==> inputs of run a <==
==> flow/design.v <==
module tpumac
    #(parameter BITS_AB=8,
    parameter BITS_C=16)
    (
    input clk, rst_n, WrEn, en,
    input signed [BITS_AB-1:0] Ain,
    input signed [BITS_AB-1:0] Bin,
    input signed [BITS_C-1:0] Cin,
    output reg signed [BITS_AB-1:0] Aout,
    output reg signed [BITS_AB-1:0] Bout,
    output reg signed [BITS_C-1:0] Cout
    );
    logic signed [BITS_C-1:0] AxB, CPAB;
    always_ff @(posedge clk, negedge rst_n) begin
        if (!rst_n) begin
            Aout <= 0;
            Bout <= 0;
        end else if (en) begin
            Aout <= Ain;
            Bout <= Bin;
        end
    end
    always_ff @(posedge clk, negedge rst_n) begin
        if (!rst_n) begin
            Cout <= 0;
        end else if (WrEn) begin
            Cout <= Cin;
        end else if (en) begin
            Cout <= CPAB;
        end 
    end
    always_comb begin
        AxB = Ain * Bin;
        CPAB = AxB + Cout;
    end
endmodule
module systolic_array
#(
parameter BITS = 8,
parameter DIM = 32
)
(
input clk,rst_n,en,
input [DIM-1:0][BITS-1:0] A,
input [DIM-1:0][BITS-1:0] B,
output [DIM-1:0][DIM-1:0][BITS*2-1:0] Cout
);
logic [DIM-1:0][DIM-1:0][BITS-1:0] MACAin, MACBin, MACAout, MACBout;
logic [DIM-1:0][DIM-1:0][BITS*2-1:0] MACCout;
assign Cout = MACCout;
genvar gi, gj;
generate
    for (gi = 0 ; gi < DIM ; gi++) begin : row
        for (gj = 0 ; gj < DIM ; gj++) begin : col
            tpumac #(.BITS_AB(BITS), .BITS_C(BITS*2)) iDUT (
                .clk(clk), .rst_n(rst_n), .WrEn(1'b0), .en(en),
                .Ain(MACAin[gi][gj]), .Bin(MACBin[gi][gj]), .Cin({(BITS*2){1'b0}}),
                .Aout(MACAout[gi][gj]), .Bout(MACBout[gi][gj]), .Cout(MACCout[gi][gj])
            );
        end
    end
endgenerate
always_comb begin : ABCManager
    for (int i = 0 ; i < DIM ; i++) begin
        MACAin[i][0] = A[i];
        MACBin[0][i] = B[i];
    end
    for (int i = 0 ; i < DIM ; i++) begin
        for (int j = 1 ; j < DIM ; j++) begin
            MACAin[i][j] = MACAout[i][j-1];
        end
    end
    for (int i = 1 ; i < DIM ; i++) begin
        for (int j = 0 ; j < DIM ; j++) begin
            MACBin[i][j] = MACBout[i-1][j]; 
        end
    end
end
endmodule
module layoutA
#(
    parameter BITS = 8,  
    parameter DIM = 32  
)
(
    input [DIM-1:0][DIM-1:0][BITS-1:0] INA,
    input [$clog2(DIM):0] m, n, 
    output logic [DIM-1:0][DIM*2-2:0][BITS-1:0] OUTA
);
always_comb begin : ConnectionsA
    for (int row = 0 ; row < DIM ; row++) begin
        for (int col = 0 ; col < DIM*2-1 ; col++) begin
            if (col >= DIM*2-1-n-row && col <= DIM*2-2-row && row < m) begin
                OUTA[row][col] = INA[row][DIM*2-2-col-row];
            end else begin
                OUTA[row][col] = 0;
            end
        end
    end
end
endmodule
module layoutB
#(
    parameter BITS = 8,  
    parameter DIM = 32  
)
(
    input [DIM-1:0][DIM-1:0][BITS-1:0] INB,
    input [$clog2(DIM):0] n, p, 
    output logic [DIM*2-2:0][DIM-1:0][BITS-1:0] OUTB
);
always_comb begin : ConnectionsB
    for (int row = 0 ; row < DIM ; row++) begin
        for (int col = 0 ; col < DIM*2-1 ; col++) begin
            if (col >= DIM*2-1-n-row && col <= DIM*2-2-row && row < p) begin
                OUTB[col][row] = INB[DIM*2-2-col-row][row];
            end else begin
                OUTB[col][row] = 0;
            end
        end
    end
end
endmodule
module MATMUL 
#(
    parameter BITS = 8,  
    parameter DIM = 32  
)
(
    input clk, rst_n, en,
    input [$clog2(DIM):0] m, n, p,
    input [DIM-1:0][DIM-1:0][BITS-1:0] matrixDataA,
    input [DIM-1:0][DIM-1:0][BITS-1:0] matrixDataB,
    output logic [DIM-1:0][DIM-1:0][BITS-1:0] dataOut,
    output logic done
);
logic [$clog2(DIM*4):0] count;
logic [DIM-1:0][BITS-1:0] Ain, Bin;
logic [DIM-1:0][DIM-1:0][BITS*2-1:0] Cout;
logic [DIM-1:0][DIM*2-2:0][BITS-1:0] OUTA;
logic [DIM*2-2:0][DIM-1:0][BITS-1:0] OUTB;
layoutA #(.BITS(BITS), .DIM(DIM))
LayoutADUT (.INA(matrixDataA),.m(m),.n(n),.OUTA(OUTA));
layoutB #(.BITS(BITS), .DIM(DIM))
LayoutBDUT (.INB(matrixDataB),.n(n),.p(p),.OUTB(OUTB));
systolic_array #(.BITS(BITS), .DIM(DIM))
SysArrayDUT (.clk(clk), .rst_n(rst_n), .en(en), .A(Ain), .B(Bin), .Cout(Cout));
always @(posedge clk, negedge rst_n) begin
    if (!rst_n) begin
        count <= 0;
    end else if (done) begin
        count <= 0;
    end else if (en == 1) begin
        count <= count + 1;
    end
end
always_comb begin : DataFeeder
    for (int i = 0 ; i < DIM ; i++) begin
        if (count <= DIM*2-2) begin
            Ain[i] = OUTA[i][DIM*2-2-count];
            Bin[i] = OUTB[DIM*2-2-count][i];
        end else begin
            Ain[i] = 0;
            Bin[i] = 0;
        end
    end
    for (int i = 0 ; i < DIM ; i++) begin
        for (int j = 0 ; j < DIM ; j++) begin
            dataOut[i][j] = Cout[i][j] >> BITS;  
        end
    end
end
always_comb begin : howdone
    done = count == m+n+p-2 ? 1 : 0;
end
endmodule
module matmul_top
#(
    parameter BITS = 8,
    parameter DIM = 4
)
(
    input clk, rst_n, en,
    input [$clog2(DIM):0] m, n, p,
    input [DIM*DIM*BITS-1:0] mat_a,
    input [DIM*DIM*BITS-1:0] mat_b,
    output [DIM*DIM*BITS-1:0] mat_c,
    output done
);
MATMUL #(.BITS(BITS), .DIM(DIM)) u_matmul (
    .clk(clk), .rst_n(rst_n), .en(en),
    .m(m), .n(n), .p(p),
    .matrixDataA(mat_a), .matrixDataB(mat_b),
    .dataOut(mat_c), .done(done)
);
endmodule
==> flow/run.sh <==
#!/bin/bash
# the make line also repeats each setting of config.mk as NAME=value (left out here)
make -C /OpenROAD-flow-scripts/flow DESIGN_CONFIG=/design/flow/config.mk WORK_HOME=/design/flow/orfs CLKGATE_MAP_FILE= finish
==> flow/config.mk <==
export PLATFORM = sky130hd
export DESIGN_NAME = matmul_top
export DESIGN_NICKNAME = matmul_top
export VERILOG_FILES = /design/flow/design.v
export SDC_FILE = /design/flow/constraint.sdc
export NUM_CORES = 4
export LEC_CHECK = 0
export ABC_AREA = 1
export CAP_MARGIN = 20
export CELL_PAD_IN_SITES_DETAIL_PLACEMENT = 0
export CORE_MARGIN = 2
export CORE_UTILIZATION = 70
export CTS_CLUSTER_SIZE = 61
export GPL_ROUTABILITY_DRIVEN = 0
export HOLD_SLACK_MARGIN = -0.08
export MAX_ROUTING_LAYER = met4
export SETUP_SLACK_MARGIN = -0.11
export SLEW_MARGIN = 20
==> flow/constraint.sdc <==
create_clock -name core_clock -period 5.86 [get_ports {clk}]
set_input_delay 1.1720 -clock core_clock [delete_from_list [all_inputs] [get_ports {clk}]]
set_output_delay 1.1720 -clock core_clock [all_outputs]
set_load 0.01 [all_outputs]
==> run b: changes against run a <==
- ABC_AREA: 1 -> default
- CELL_PAD_IN_SITES_DETAIL_PLACEMENT: 0 -> default
- CORE_UTILIZATION: 70 -> 67
- CTS_CLUSTER_SIZE: 61 -> 36
- GPL_ROUTABILITY_DRIVEN: 0 -> default
- HOLD_SLACK_MARGIN: -0.08 -> default
- SETUP_SLACK_MARGIN: -0.11 -> default
==> flow/constraint.sdc (replaced) <==
create_clock -name core_clock -period 7.33 [get_ports {clk}]
set_input_delay 1.4660 -clock core_clock [delete_from_list [all_inputs] [get_ports {clk}]]
set_output_delay 1.4660 -clock core_clock [all_outputs]
set_load 0.01 [all_outputs]
==> flow_summary_export.csv <==
group,metric,value,unit
outcome,status,"did not finish",
outcome,haltStage,"global routing",
outcome,stop_error,"[ERROR GRT-0116] Global routing finished with congestion. Check the congestion regions in the DRC Viewer.",
synthesis,synthDominantCellAreaShare,0.308,
die,die-area,113000,µm²
grt,met1_usage,0.762,
clock_network,cts_resized,473,
synthesis,ys_types,107,
synthesis,synth.net_count,9920,
synthesis,muxShareOfSynthArea,0.0436,
die,fp_util,0.672,
the above is filed under run b

==> flow_summary_export.csv <==
group,metric,value,unit
outcome,status,"complete, but fails checks",
outcome,violations,"setup timing",
sta,setup_viol,76,
die,die-area,107000,µm²
grt,met1_usage,0.538,
synthesis,muxShareOfSynthArea,0,
sta,fin_ws,-1.32,ns
synthesis,synthDominantCellAreaShare,0.312,
synthesis,ys_types,52,
synthesis,synth.net_count,11339,
die,fp_util,0.706,
the above is filed under run a


==> build 72: inputs <==
// matmul_top: RTL as listed in full above, without the edits since
make LEC_CHECK=0 CAP_MARGIN=20 CORE_MARGIN=2 CORE_UTILIZATION=68 CTS_CLUSTER_DIAMETER=28 CTS_CLUSTER_SIZE=36 PLACE_DENSITY=0.6 SETUP_SLACK_MARGIN=1.16 SLEW_MARGIN=20 finish   # period 8.37 ns
run.sh (not shown) runs the stock make flow with config.mk's settings and CLKGATE_MAP_FILE=.
==> inputs of trial 6, as changes to build 72 <==
--- a/flow/config.mk
+++ b/flow/config.mk
@@ -9,7 +9,5 @@
 export CORE_MARGIN = 2
-export CORE_UTILIZATION = 68
-export CTS_CLUSTER_DIAMETER = 28
-export CTS_CLUSTER_SIZE = 36
+export CORE_UTILIZATION = 65
 export PLACE_DENSITY = 0.6
-export SETUP_SLACK_MARGIN = 1.16
+export SETUP_SLACK_MARGIN = -0.55
 export SLEW_MARGIN = 20
==> flow/constraint.sdc (replaced) <==
create_clock -name core_clock -period 6.84 [get_ports {clk}]
set_input_delay 1.3680 -clock core_clock [delete_from_list [all_inputs] [get_ports {clk}]]
set_output_delay 1.3680 -clock core_clock [all_outputs]
set_load 0.01 [all_outputs]
==> impl_summary.log <==
[flow] collecting metrics
INFO  metric run_status = stopped before the end
INFO  metric h-tree-depth = 4
INFO  metric core_area = 109000 um^2
INFO  metric preCtsSetupSlack = -0.832 ns
INFO  metric lastStage = 5_1_grt
INFO  metric fp-row-count = 121
INFO  metric flow.first_error = [ERROR GRT-0232] Routing congestion too high. Check the congestion heatmap in the GUI.
[end of results for build 72]
==> impl_summary.log <==
[report] implementation figures
INFO  metric finalWorstSetupSlack = -0.802 ns
INFO  metric fin_crit = 7.64 ns
INFO  metric setup_violations = 58
INFO  metric run_status = failed layout checks
INFO  metric cts_hold_buf = 0
INFO  metric violatedChecks = setup timing
[end of results for trial 6]
